==> job 6260: inputs <==
==> flow/design.v (excerpt) <==
module  cpu_pl (
  input clk,
  input rst,
  output [7:0] imem_addr,
  input [31:0] imem_data,
  output [7:0] mem_req_addr,
  output mem_req_rw,
  output mem_req_valid,
  output [127:0] mem_data_write,
  input [127:0] mem_data_read,
  input mem_ready,
  output [7:0] io_addr,
  output [31:0] io_dout,
  output io_we,
  input [31:0] io_din
);
wire [31:0] pc, pcd, ir, pcin, pce, a, b, imm, ctrl, y, bm, ctrlm, yw, mdr, ctrlw;
wire [4:0] rd, rdm, rdw;
wire wait_stop; 
wire [31:0]hit_nouse0,nouse1,nouse2,nouse3,nouse4,nouse5,nouse6;
wire [31:0]ir0,pc4;
wire [31:0]pcsrc; 
reg [1:0]pcsel;
wire stop,rst_IF_ID;
wire[31:0]pc4d;
wire [31:0]brpc_update,prepc_update,pcout,pcin0,pc_error0,pc_error1,pc_jalr;
wire is_br_jal;
wire really,hit;
BHT BHT_jump(clk,rst,pc,brpc_update,prepc_update,is_br_jal,really,pcout,hit);
assign brpc_update = pce;
assign prepc_update = pcsrc;
assign is_br_jal = ctrl[8]|ctrl[9]|ctrl[11];
mux2 pcmux(pc4,pcout,hit,pcin0);
mux4 pcmux1(pcin0,pc_error0,pc_error1,pc_jalr,pcsel,pcin);
PCregister PC(pcin,clk,rst,stop|wait_stop,pc);
add pcadd(pc,32'b0100,pc4);
assign imem_addr = pc[9:2];
assign ir0 = imem_data;
SegmentRegister IF_ID({hit,31'b0,pc,pc4,32'b0,32'b0,ir0,32'b0},clk,rst_IF_ID,stop|wait_stop,rst,hit_nouse0,pcd,pc4d,nouse1,nouse2,ir,nouse3);
wire RegWrite,rst_ID_EX,rst_ID_EX0,rst_ID_EX1;
wire [31:0]wd,rd1,rd2,immd,ctrld,pc4e,ire;
wire [31:0]rs2_or_imm,alunum1,alunum2,aluresult,irm,irw,rs1_or_pc;
wire [31:0]rf_nouse;
register registerfile(clk,RegWrite,rdw,5'b0,ir[19:15],ir[24:20],wd,rf_nouse,rd1,rd2);
Imm Immnumber(ir,immd);
control Control(hit_nouse0[31],ir,ctrld);
SegmentRegister ID_EX(wait_stop ? {ctrl,pce,pc4e,alunum1,alunum2,ire,imm} : {ctrld,pcd,pc4d,rd1,rd2,ir,immd},
    clk,rst_ID_EX,1'b0,rst,ctrl,pce,pc4e,a,b,ire,imm);
assign rd=ire[11:7];
Hazard_Detection_Unit Hazard_Detection(ir[19:15],ir[24:20],ire[11:7],ctrl[13],stop,rst_ID_EX0);
wire [1:0]afwd,bfwd;
wire zero,less;
wire [31:0]pc4m;
wire jalr;
mux2 rd2_imm(alunum2,imm,ctrl[4],rs2_or_imm);
add addar(pce,imm,pcsrc);
mux3 fwda(a,y,wd,afwd,alunum1);
mux3 fwdb(b,y,wd,bfwd,alunum2);
mux2 rs1_pc(alunum1,pce,ctrl[5],rs1_or_pc);
Forwarding_Unit forwarding_unit(ctrlm[18],ctrlw[18],ire[19:15],ire[24:20],irm[11:7],irw[11:7],afwd,bfwd);
  ...
clock: 9.5 ns
lec_check: 0
cap_margin: 20
cell_pad_in_sites_detail_placement: 0
core_margin: 2
core_utilization: 15
cts_cluster_diameter: 390
gpl_routability_driven: 0
gpl_timing_driven: 1
hold_slack_margin: 0.24
max_routing_layer: met5
setup_slack_margin: 2.72
slew_margin: 20
tns_end_percent: 5
run.sh (not shown) runs the stock make flow with config.mk's settings and CLKGATE_MAP_FILE=.
==> job 9665 (differences from job 6260) <==
==> flow/config.mk (replaced) <==
export PLATFORM = sky130hd
export DESIGN_NAME = cpu_pl
export DESIGN_NICKNAME = cpu_pl
export VERILOG_FILES = /design/flow/design.v
export SDC_FILE = /design/flow/constraint.sdc
export NUM_CORES = 4
export LEC_CHECK = 0
export CAP_MARGIN = 20
export CORE_MARGIN = 2
export CORE_UTILIZATION = 71
export GPL_TIMING_DRIVEN = 1
export MAX_ROUTING_LAYER = met4
export SETUP_SLACK_MARGIN = 0.37
export SLEW_MARGIN = 20
==> flow/constraint.sdc (replaced) <==
create_clock -name core_clock -period 5.88 [get_ports {clk}]
set_input_delay 1.1760 -clock core_clock [delete_from_list [all_inputs] [get_ports {clk}]]
set_output_delay 1.1760 -clock core_clock [all_outputs]
set_load 0.01 [all_outputs]
==> job 8295 (differences from job 6260) <==
==> flow/config.mk (replaced) <==
export PLATFORM = sky130hd
export DESIGN_NAME = cpu_pl
export DESIGN_NICKNAME = cpu_pl
export VERILOG_FILES = /design/flow/design.v
export SDC_FILE = /design/flow/constraint.sdc
export NUM_CORES = 4
export LEC_CHECK = 0
export CAP_MARGIN = 20
export CORE_MARGIN = 2
export CORE_UTILIZATION = 58
export GPL_TIMING_DRIVEN = 1
export PLACE_DENSITY = 0.7
export SLEW_MARGIN = 20
==> flow/constraint.sdc (replaced) <==
create_clock -name core_clock -period 5.15 [get_ports {clk}]
set_input_delay 1.0300 -clock core_clock [delete_from_list [all_inputs] [get_ports {clk}]]
set_output_delay 1.0300 -clock core_clock [all_outputs]
set_load 0.01 [all_outputs]
==> job 5509 (differences from job 6260) <==
==> flow/config.mk (replaced) <==
export PLATFORM = sky130hd
export DESIGN_NAME = cpu_pl
export DESIGN_NICKNAME = cpu_pl
export VERILOG_FILES = /design/flow/design.v
export SDC_FILE = /design/flow/constraint.sdc
export NUM_CORES = 4
export LEC_CHECK = 0
export ABC_AREA = 0
export CAP_MARGIN = 20
export CORE_ASPECT_RATIO = 1.34
export CORE_MARGIN = 3
export CORE_UTILIZATION = 31
export GPL_ROUTABILITY_DRIVEN = 1
export GPL_TIMING_DRIVEN = 0
export PLACE_DENSITY_LB_ADDON = 0.1
export SETUP_SLACK_MARGIN = 0.81
export SLEW_MARGIN = 15
export TNS_END_PERCENT = 35
==> flow/constraint.sdc (replaced) <==
create_clock -name core_clock -period 6.56 [get_ports {clk}]
set_input_delay 1.3120 -clock core_clock [delete_from_list [all_inputs] [get_ports {clk}]]
set_output_delay 1.3120 -clock core_clock [all_outputs]
set_load 0.01 [all_outputs]
==> CHANGELOG.md <==
## Flow update

- Outcome: stopped before the end
- Last stage reached: 5_1_grt
- Run Error: [ERROR GRT-0116] Global routing finished with congestion. Check the congestion regions in the DRC Viewer.
- Post-CTS Resized: 112
- CTS root buf: clkbuf_16
- Num ports: 382
- Placed Cells: 12300
- PortBufs: 379
- GRT Util Overall: 84.1%
- Row cnt: 152
- Post-CTS Setup Inserts: 35
- TritonCTS Buffers: 275
- Core Box Area: 171000 sq um
- DIE HEIGHT: 418 um
- Die ar.: 175000 sq um
- FP Util: 71.3%
- Placed Area: 133000 sq um
- Die Width: 418 um
Source of the figures above: job 9665

==> CHANGELOG.md <==
## Implementation

- GRT Util Overall: 29.4%
- Core Box Area: 392000 sq um
- Post-CTS Resized: 544
- DIE HEIGHT: 732 um
- Fin worst setup slack: -1.48 ns
- PortBufs: 379
- Die ar.: 401000 sq um
- Placed Area: 137000 sq um
- Final setup violation count: 578
- FP Util: 31.1%
- Die Width: 548 um
- Row cnt: 266
- Layout check failures: setup timing
- Outcome: complete, but fails checks
Source of the figures above: job 5509

==> CHANGELOG.md <==
## Implementation

- Core Box Area: 209000 sq um
- #MultiIn Comb: 6261
- Layout check failures: setup timing
- TritonCTS Buffers: 284
- Fin worst setup slack: -2.26 ns
- Outcome: complete, but fails checks
- Crit end category: flip-flop
- Num ports: 382
- Final setup violation count: 592
- Die Width: 463 um
- FP Util: 58.3%
- Die ar.: 214000 sq um
- Placed Cells: 13000
- Placed Area: 135000 sq um
- DIE HEIGHT: 463 um
- PortBufs: 379
- P_seq: 27.2 mW
- Post-CTS Setup Inserts: 20
- GRT Util Overall: 43.6%
- Yosys top cell by instances: edfxtp_1
Source of the figures above: job 8295

==> CHANGELOG.md <==
## Implementation

- Number of enable flip-flop cells: 1191
- DIE HEIGHT: 906 um
- Die ar.: 820000 sq um
- FP Util: 15.0%
- Post-CTS Setup Inserts: 50
- Reg-to-Reg End: PC.PC[8]$_DFFE_PP0P_
- Post-CTS Resized: 205
- Power Total: 40.3 mW
- Placed Area: 140000 sq um
- Met2 Use GR: 17.2%
- Core Box Area: 811000 sq um
- Outcome: complete, no violations
- Hold EP: MEM_WB.out[126]$_DFF_PP0_
- Critical path depth: 36
- PortBufs: 379
- Placed Cells: 20500
- Num ports: 382
- Critical-path top delay cell: a311oi_4
- Row cnt: 331
Source of the figures above: job 6260


* * *

==> inputs of build 49 <==
cpu_pl again, from the RTL that the note above started with.
Design cpu_pl, start of the top module:
module  cpu_pl (
  input clk,
  input rst,
  output [7:0] imem_addr,
  input [31:0] imem_data,
  output [7:0] mem_req_addr,
  output mem_req_rw,
  output mem_req_valid,
  output [127:0] mem_data_write,
  input [127:0] mem_data_read,
  input mem_ready,
  output [7:0] io_addr,
  output [31:0] io_dout,
  output io_we,
  input [31:0] io_din
);
wire [31:0] pc, pcd, ir, pcin, pce, a, b, imm, ctrl, y, bm, ctrlm, yw, mdr, ctrlw;
wire [4:0] rd, rdm, rdw;
wire wait_stop; 
wire [31:0]hit_nouse0,nouse1,nouse2,nouse3,nouse4,nouse5,nouse6;
wire [31:0]ir0,pc4;
wire [31:0]pcsrc; 
reg [1:0]pcsel;
wire stop,rst_IF_ID;
wire[31:0]pc4d;
wire [31:0]brpc_update,prepc_update,pcout,pcin0,pc_error0,pc_error1,pc_jalr;
wire is_br_jal;
wire really,hit;
BHT BHT_jump(clk,rst,pc,brpc_update,prepc_update,is_br_jal,really,pcout,hit);
assign brpc_update = pce;
assign prepc_update = pcsrc;
assign is_br_jal = ctrl[8]|ctrl[9]|ctrl[11];
mux2 pcmux(pc4,pcout,hit,pcin0);
mux4 pcmux1(pcin0,pc_error0,pc_error1,pc_jalr,pcsel,pcin);
PCregister PC(pcin,clk,rst,stop|wait_stop,pc);
add pcadd(pc,32'b0100,pc4);
assign imem_addr = pc[9:2];
assign ir0 = imem_data;
SegmentRegister IF_ID({hit,31'b0,pc,pc4,32'b0,32'b0,ir0,32'b0},clk,rst_IF_ID,stop|wait_stop,rst,hit_nouse0,pcd,pc4d,nouse1,nouse2,ir,nouse3);
wire RegWrite,rst_ID_EX,rst_ID_EX0,rst_ID_EX1;
wire [31:0]wd,rd1,rd2,immd,ctrld,pc4e,ire;
wire [31:0]rs2_or_imm,alunum1,alunum2,aluresult,irm,irw,rs1_or_pc;
wire [31:0]rf_nouse;
  ...
Settings: LEC_CHECK=0, CAP_MARGIN=20, CORE_MARGIN=2, CORE_UTILIZATION=71, CTS_CLUSTER_DIAMETER=98, CTS_CLUSTER_SIZE=34, SETUP_SLACK_MARGIN=2.23, SLEW_MARGIN=20; clock period 7.97 ns.
==> trial 58 (differences from build 49) <==
--- a/flow/config.mk
+++ b/flow/config.mk
@@ -8,7 +8,4 @@
 export CAP_MARGIN = 20
 export CORE_MARGIN = 2
-export CORE_UTILIZATION = 71
-export CTS_CLUSTER_DIAMETER = 98
-export CTS_CLUSTER_SIZE = 34
-export SETUP_SLACK_MARGIN = 2.23
+export CORE_UTILIZATION = 40
 export SLEW_MARGIN = 20
==> flow/constraint.sdc (replaced) <==
create_clock -name core_clock -period 12.6 [get_ports {clk}]
set_input_delay 2.5200 -clock core_clock [delete_from_list [all_inputs] [get_ports {clk}]]
set_output_delay 2.5200 -clock core_clock [all_outputs]
set_load 0.01 [all_outputs]
==> comparison table <==
metric                                                          trial 58        build 49
RD Place Congestion                                                0.944            1.05
Area of the die                                            309,000 sq um   175,000 sq um
Leading cell type by number of instances after synthesis        edfxtp_1        edfxtp_1
Top FF cell, synth                                              edfxtp_1        edfxtp_1
Core Region                                                303,000 sq um   171,000 sq um
Number of clock buffers inserted by TritonCTS                        284              90
Setup slack after placement                                      1.47 ns       -0.905 ns
Count of instances resized after the clock tree is built               0             127
Number of cell instances after yosys synthesis                     9,677           9,677
Asr flop ratio synth                                               32.4%           32.4%
Status                                                    finished clean  did not finish
Failing step                                                           -  global routing
Mean instance size in the synthesized netlist                 12.6 sq um      12.6 sq um
Cell Area, Placed                                          130,000 sq um   131,000 sq um
Row cnt                                                              202             152
Number of post-CTS setup repair buffers                                0              61
Total instance count after detailed placement                     13,500          12,100
Placed wire-length estimate after detailed placement          295,000 um      324,000 um
Pre-Place Util                                                     40.3%           71.3%
Count of cell types in the netlist                                    99              99
H-tree levels                                                          5               3
Die Span Y                                                        556 um          418 um
Die extent in x                                                   556 um          418 um
CTS max path bufs                                                      4               3
Power is estimated from default activity; no workload was simulated.
